==> ember <==
==> flow/design.v <==
module band_scale(POT, audio, scaled, rst_n, clk);
input rst_n, clk;
input [11:0]POT;
input signed [15:0]audio;
output [15:0]scaled;
logic [23:0]potSq;
logic signed [12:0]signedPot; 
logic signed [28:0]FIRscaled; 
logic flagPos, flagNeg, upperZero, upperOnes;
logic [23:0] potSq_q1;
assign potSq = POT*POT;
always_ff @(posedge clk, negedge rst_n) begin
  if (!rst_n)
    potSq_q1 <= '0;
  else
    potSq_q1 <= potSq;
end
assign signedPot = {1'b0, potSq_q1[23:12]};
assign FIRscaled = signedPot * audio;
assign upperZero = !(FIRscaled[27] && FIRscaled[26] && FIRscaled[25]);
assign upperOnes = FIRscaled[27] || FIRscaled[26] || FIRscaled[25];
assign flagNeg = (FIRscaled[28] && upperZero);
assign flagPos = (!FIRscaled[28] && upperOnes);
assign scaled = flagNeg ? 16'h8000 :
		flagPos ? 16'h7FFF : 
		FIRscaled[25:10];
endmodule
module EQ_Engine(clk, rst_n, lft_lp_out, rght_lp_out, lft_b1_out, rght_b1_out, lft_b2_out, rght_b2_out, lft_b3_out, rght_b3_out, lft_hp_out, rght_hp_out, aud_out_lft, aud_out_rght, POT_LP, POT_B1, POT_B2, POT_B3, POT_HP, VOL_POT);
input clk, rst_n;
input [11:0] POT_LP, POT_B1, POT_B2, POT_B3, POT_HP, VOL_POT;
input signed [15:0] lft_lp_out, rght_lp_out, lft_b1_out, rght_b1_out, lft_b2_out, rght_b2_out, lft_b3_out, rght_b3_out, lft_hp_out, rght_hp_out;
output [15:0] aud_out_lft, aud_out_rght;
logic signed [15:0] scaled_lp_lft, scaled_b1_lft, scaled_b2_lft, scaled_b3_lft, scaled_hp_lft, scaled_lp_rght, scaled_b1_rght, scaled_b2_rght, scaled_b3_rght, scaled_hp_rght;
logic signed [15:0] scaled_lp_lft_ff, scaled_b1_lft_ff, scaled_b2_lft_ff, scaled_b3_lft_ff, scaled_hp_lft_ff, scaled_lp_rght_ff, scaled_b1_rght_ff, scaled_b2_rght_ff, scaled_b3_rght_ff, scaled_hp_rght_ff;
logic signed [15:0] band_scale_sum_lft_ff, band_scale_sum_rght_ff, band_scale_sum_rght, band_scale_sum_lft;
logic signed [28:0] aud_out_mult_lft, aud_out_mult_rght;
band_scale bsleftlp(.POT(POT_LP), .audio(lft_lp_out), .scaled(scaled_lp_lft_ff), .clk(clk), .rst_n(rst_n));
band_scale bsleftb1(.POT(POT_B1), .audio(lft_b1_out), .scaled(scaled_b1_lft_ff), .clk(clk), .rst_n(rst_n));
band_scale bsleftb2(.POT(POT_B2), .audio(lft_b2_out), .scaled(scaled_b2_lft_ff), .clk(clk), .rst_n(rst_n));
band_scale bsleftb3(.POT(POT_B3), .audio(lft_b3_out), .scaled(scaled_b3_lft_ff), .clk(clk), .rst_n(rst_n));
band_scale bslefthp(.POT(POT_HP), .audio(lft_hp_out), .scaled(scaled_hp_lft_ff), .clk(clk), .rst_n(rst_n));
assign band_scale_sum_lft_ff = (scaled_lp_lft + scaled_b1_lft + scaled_b2_lft + scaled_b3_lft + scaled_hp_lft);
assign aud_out_mult_lft = (band_scale_sum_lft * $signed({1'b0, VOL_POT}));
assign aud_out_lft = aud_out_mult_lft [27:12];
band_scale bsrightlp(.POT(POT_LP), .audio(rght_lp_out), .scaled(scaled_lp_rght_ff), .clk(clk), .rst_n(rst_n));
band_scale bsrightb1(.POT(POT_B1), .audio(rght_b1_out), .scaled(scaled_b1_rght_ff), .clk(clk), .rst_n(rst_n));
band_scale bsrightb2(.POT(POT_B2), .audio(rght_b2_out), .scaled(scaled_b2_rght_ff), .clk(clk), .rst_n(rst_n));
band_scale bsrightb3(.POT(POT_B3), .audio(rght_b3_out), .scaled(scaled_b3_rght_ff), .clk(clk), .rst_n(rst_n));
band_scale bsrighthp(.POT(POT_HP), .audio(rght_hp_out), .scaled(scaled_hp_rght_ff), .clk(clk), .rst_n(rst_n));
assign band_scale_sum_rght_ff = (scaled_lp_rght + scaled_b1_rght + scaled_b2_rght + scaled_b3_rght + scaled_hp_rght);
assign aud_out_mult_rght = (band_scale_sum_rght * $signed({1'b0, VOL_POT}));
assign aud_out_rght = aud_out_mult_rght [27:12];
always_ff @(posedge clk, negedge rst_n) begin
  if (!rst_n) begin
    scaled_lp_lft <= '0;
    scaled_b1_lft <= '0;
    scaled_b2_lft <= '0;
    scaled_b3_lft <= '0;
    scaled_hp_lft <= '0;
    scaled_lp_rght <= '0;
    scaled_b1_rght <= '0;
    scaled_b2_rght <= '0;
    scaled_b3_rght <= '0;
    scaled_hp_rght <= '0;
  end
  else begin
    scaled_lp_lft <= scaled_lp_lft_ff;
    scaled_b1_lft <= scaled_b1_lft_ff;
    scaled_b2_lft <= scaled_b2_lft_ff;
    scaled_b3_lft <= scaled_b3_lft_ff;
    scaled_hp_lft <= scaled_hp_lft_ff;
    scaled_lp_rght <= scaled_lp_rght_ff;
    scaled_b1_rght <= scaled_b1_rght_ff;
    scaled_b2_rght <= scaled_b2_rght_ff;
    scaled_b3_rght <= scaled_b3_rght_ff;
    scaled_hp_rght <= scaled_hp_rght_ff;
  end
end
always_ff @(posedge clk, negedge rst_n) begin
  if (!rst_n) begin
    band_scale_sum_lft <= '0;
    band_scale_sum_rght <= '0;
  end
  else begin
    band_scale_sum_lft <= band_scale_sum_lft_ff;
    band_scale_sum_rght <= band_scale_sum_rght_ff;
  end
end
endmodule
==> flow/run.sh <==
#!/bin/bash
# the make line also repeats each setting of config.mk as NAME=value (left out here)
make -C /OpenROAD-flow-scripts/flow DESIGN_CONFIG=/design/flow/config.mk WORK_HOME=/design/flow/orfs CLKGATE_MAP_FILE= finish
==> flow/config.mk <==
export PLATFORM = sky130hd
export DESIGN_NAME = EQ_Engine
export DESIGN_NICKNAME = EQ_Engine
export VERILOG_FILES = /design/flow/design.v
export SDC_FILE = /design/flow/constraint.sdc
export NUM_CORES = 4
export LEC_CHECK = 0
export CAP_MARGIN = 20
export CELL_PAD_IN_SITES_DETAIL_PLACEMENT = 2
export CELL_PAD_IN_SITES_GLOBAL_PLACEMENT = 3
export CORE_ASPECT_RATIO = 0.96
export CORE_MARGIN = 10
export CORE_UTILIZATION = 54
export CTS_CLUSTER_DIAMETER = 73
export CTS_CLUSTER_SIZE = 72
export GPL_ROUTABILITY_DRIVEN = 0
export GPL_TIMING_DRIVEN = 1
export HOLD_SLACK_MARGIN = 0.23
export MIN_ROUTING_LAYER = met2
export PLACE_DENSITY_LB_ADDON = 0.02
export SLEW_MARGIN = 20
export TNS_END_PERCENT = 30
==> flow/constraint.sdc <==
create_clock -name core_clock -period 6.83 [get_ports {clk}]
set_input_delay 1.3660 -clock core_clock [delete_from_list [all_inputs] [get_ports {clk}]]
set_output_delay 1.3660 -clock core_clock [all_outputs]
set_load 0.01 [all_outputs]
==> inputs of nickel, as changes to ember <==
CELL_PAD_IN_SITES_DETAIL_PLACEMENT = not set   (was 2)
CELL_PAD_IN_SITES_GLOBAL_PLACEMENT = 0   (was 3)
CORE_ASPECT_RATIO = not set   (was 0.96)
CORE_MARGIN = 2   (was 10)
CORE_UTILIZATION = 71   (was 54)
CTS_CLUSTER_DIAMETER = 74   (was 73)
CTS_CLUSTER_SIZE = 55   (was 72)
GPL_ROUTABILITY_DRIVEN = 1   (was 0)
HOLD_SLACK_MARGIN = not set   (was 0.23)
MIN_ROUTING_LAYER = met1   (was met2)
PLACE_DENSITY = 0.36   (was not set)
PLACE_DENSITY_LB_ADDON = not set   (was 0.02)
SETUP_SLACK_MARGIN = 0.66   (was not set)
TNS_END_PERCENT = 45   (was 30)
==> flow/constraint.sdc (replaced) <==
create_clock -name core_clock -period 6.15 [get_ports {clk}]
set_input_delay 1.2300 -clock core_clock [delete_from_list [all_inputs] [get_ports {clk}]]
set_output_delay 1.2300 -clock core_clock [all_outputs]
set_load 0.01 [all_outputs]
==> inputs of violet, as changes to ember <==
ABC_AREA = 0   (was not set)
CELL_PAD_IN_SITES_DETAIL_PLACEMENT = not set   (was 2)
CELL_PAD_IN_SITES_GLOBAL_PLACEMENT = not set   (was 3)
CORE_ASPECT_RATIO = 0.65   (was 0.96)
CORE_MARGIN = 5   (was 10)
CORE_UTILIZATION = 39   (was 54)
CTS_CLUSTER_DIAMETER = not set   (was 73)
CTS_CLUSTER_SIZE = 59   (was 72)
GPL_ROUTABILITY_DRIVEN = 1   (was 0)
GPL_TIMING_DRIVEN = 0   (was 1)
HOLD_SLACK_MARGIN = -0.05   (was 0.23)
MAX_ROUTING_LAYER = met4   (was not set)
MIN_ROUTING_LAYER = not set   (was met2)
PLACE_DENSITY_LB_ADDON = 0.3   (was 0.02)
SETUP_SLACK_MARGIN = 0.96   (was not set)
SLEW_MARGIN = 25   (was 20)
TNS_END_PERCENT = not set   (was 30)
==> flow/constraint.sdc (replaced) <==
create_clock -name core_clock -period 16.5 [get_ports {clk}]
set_input_delay 3.3000 -clock core_clock [delete_from_list [all_inputs] [get_ports {clk}]]
set_output_delay 3.3000 -clock core_clock [all_outputs]
set_load 0.01 [all_outputs]
==> inputs of umber, as changes to ember <==
CELL_PAD_IN_SITES_DETAIL_PLACEMENT = not set   (was 2)
CELL_PAD_IN_SITES_GLOBAL_PLACEMENT = not set   (was 3)
CORE_ASPECT_RATIO = not set   (was 0.96)
CORE_MARGIN = 2   (was 10)
CORE_UTILIZATION = 72   (was 54)
CTS_CLUSTER_DIAMETER = not set   (was 73)
CTS_CLUSTER_SIZE = not set   (was 72)
GPL_ROUTABILITY_DRIVEN = not set   (was 0)
GPL_TIMING_DRIVEN = not set   (was 1)
HOLD_SLACK_MARGIN = not set   (was 0.23)
MIN_ROUTING_LAYER = not set   (was met2)
PLACE_DENSITY_LB_ADDON = 0.0   (was 0.02)
TNS_END_PERCENT = not set   (was 30)
==> flow/constraint.sdc (replaced) <==
create_clock -name core_clock -period 9.57 [get_ports {clk}]
set_input_delay 1.9140 -clock core_clock [delete_from_list [all_inputs] [get_ports {clk}]]
set_output_delay 1.9140 -clock core_clock [all_outputs]
set_load 0.01 [all_outputs]
==> flow_metrics.tcl <==
# yosys + openroad results
set metrics [dict create \
    die_h_um 395 \
    coreArea_mm2 0.152 \
    rows 143 \
    crit_top_cell "fa_1" \
    cts.sinks 252 \
    crit_path_start_kind "input pin" \
    die_w_um 395 \
    wl_um 249000 \
    pin_count 266 \
    grt_pass1_vias 86825 \
    die_area_mm2 0.156 \
    nMultiInputCombCells 8008 \
    status "complete, no violations" \
    insertedDiodeCount 12 \
]
-- figures above: umber

==> flow_metrics.tcl <==
# yosys + openroad results
set metrics [dict create \
    setup_slack_ns -1.92 \
    crit_path_start_kind "input pin" \
    wl_um 289000 \
    setup_violations 188 \
    coreArea_mm2 0.154 \
    status "failed layout checks" \
    so.violations "setup timing" \
    die_area_mm2 0.158 \
    die_w_um 398 \
]
-- figures above: nickel

==> flow_metrics.tcl <==
# collected from the flow reports
set metrics [dict create \
    postSynthSeqShare_pct 5.72 \
    status "stopped before the end" \
    synth.largest_area_cell "fa_1" \
    error "[ERROR FLW-0024] Place density exceeds 1.0 (current PLACE_DENSITY_LB_ADDON =  0.02). Please check if the value of  PLACE_DENSITY_LB_ADDON is between 0 and 0.99." \
    coreArea_mm2 0.203 \
    rows 162 \
    die_w_um 481 \
    lastStage "global placement without I/O" \
    synth.area.top_cells "fa_1, ha_1, inv_1" \
    die_h_um 463 \
    die_area_mm2 0.222 \
]
-- figures above: ember

==> flow_metrics.tcl <==
# yosys + openroad results
set metrics [dict create \
    status "complete, no violations" \
    cts.sinks 252 \
    wl_um 301000 \
    crit_path_start_kind "input pin" \
    crit_top_cell "fa_1" \
    coreArea_mm2 0.281 \
    synth.area.top_cells "fa_1, ha_1, inv_1" \
    insertedDiodeCount 15 \
    nMultiInputCombCells 8008 \
    rows 157 \
    die_h_um 438 \
    die_area_mm2 0.293 \
    grt_pass1_vias 77854 \
    pin_count 266 \
]
-- figures above: violet

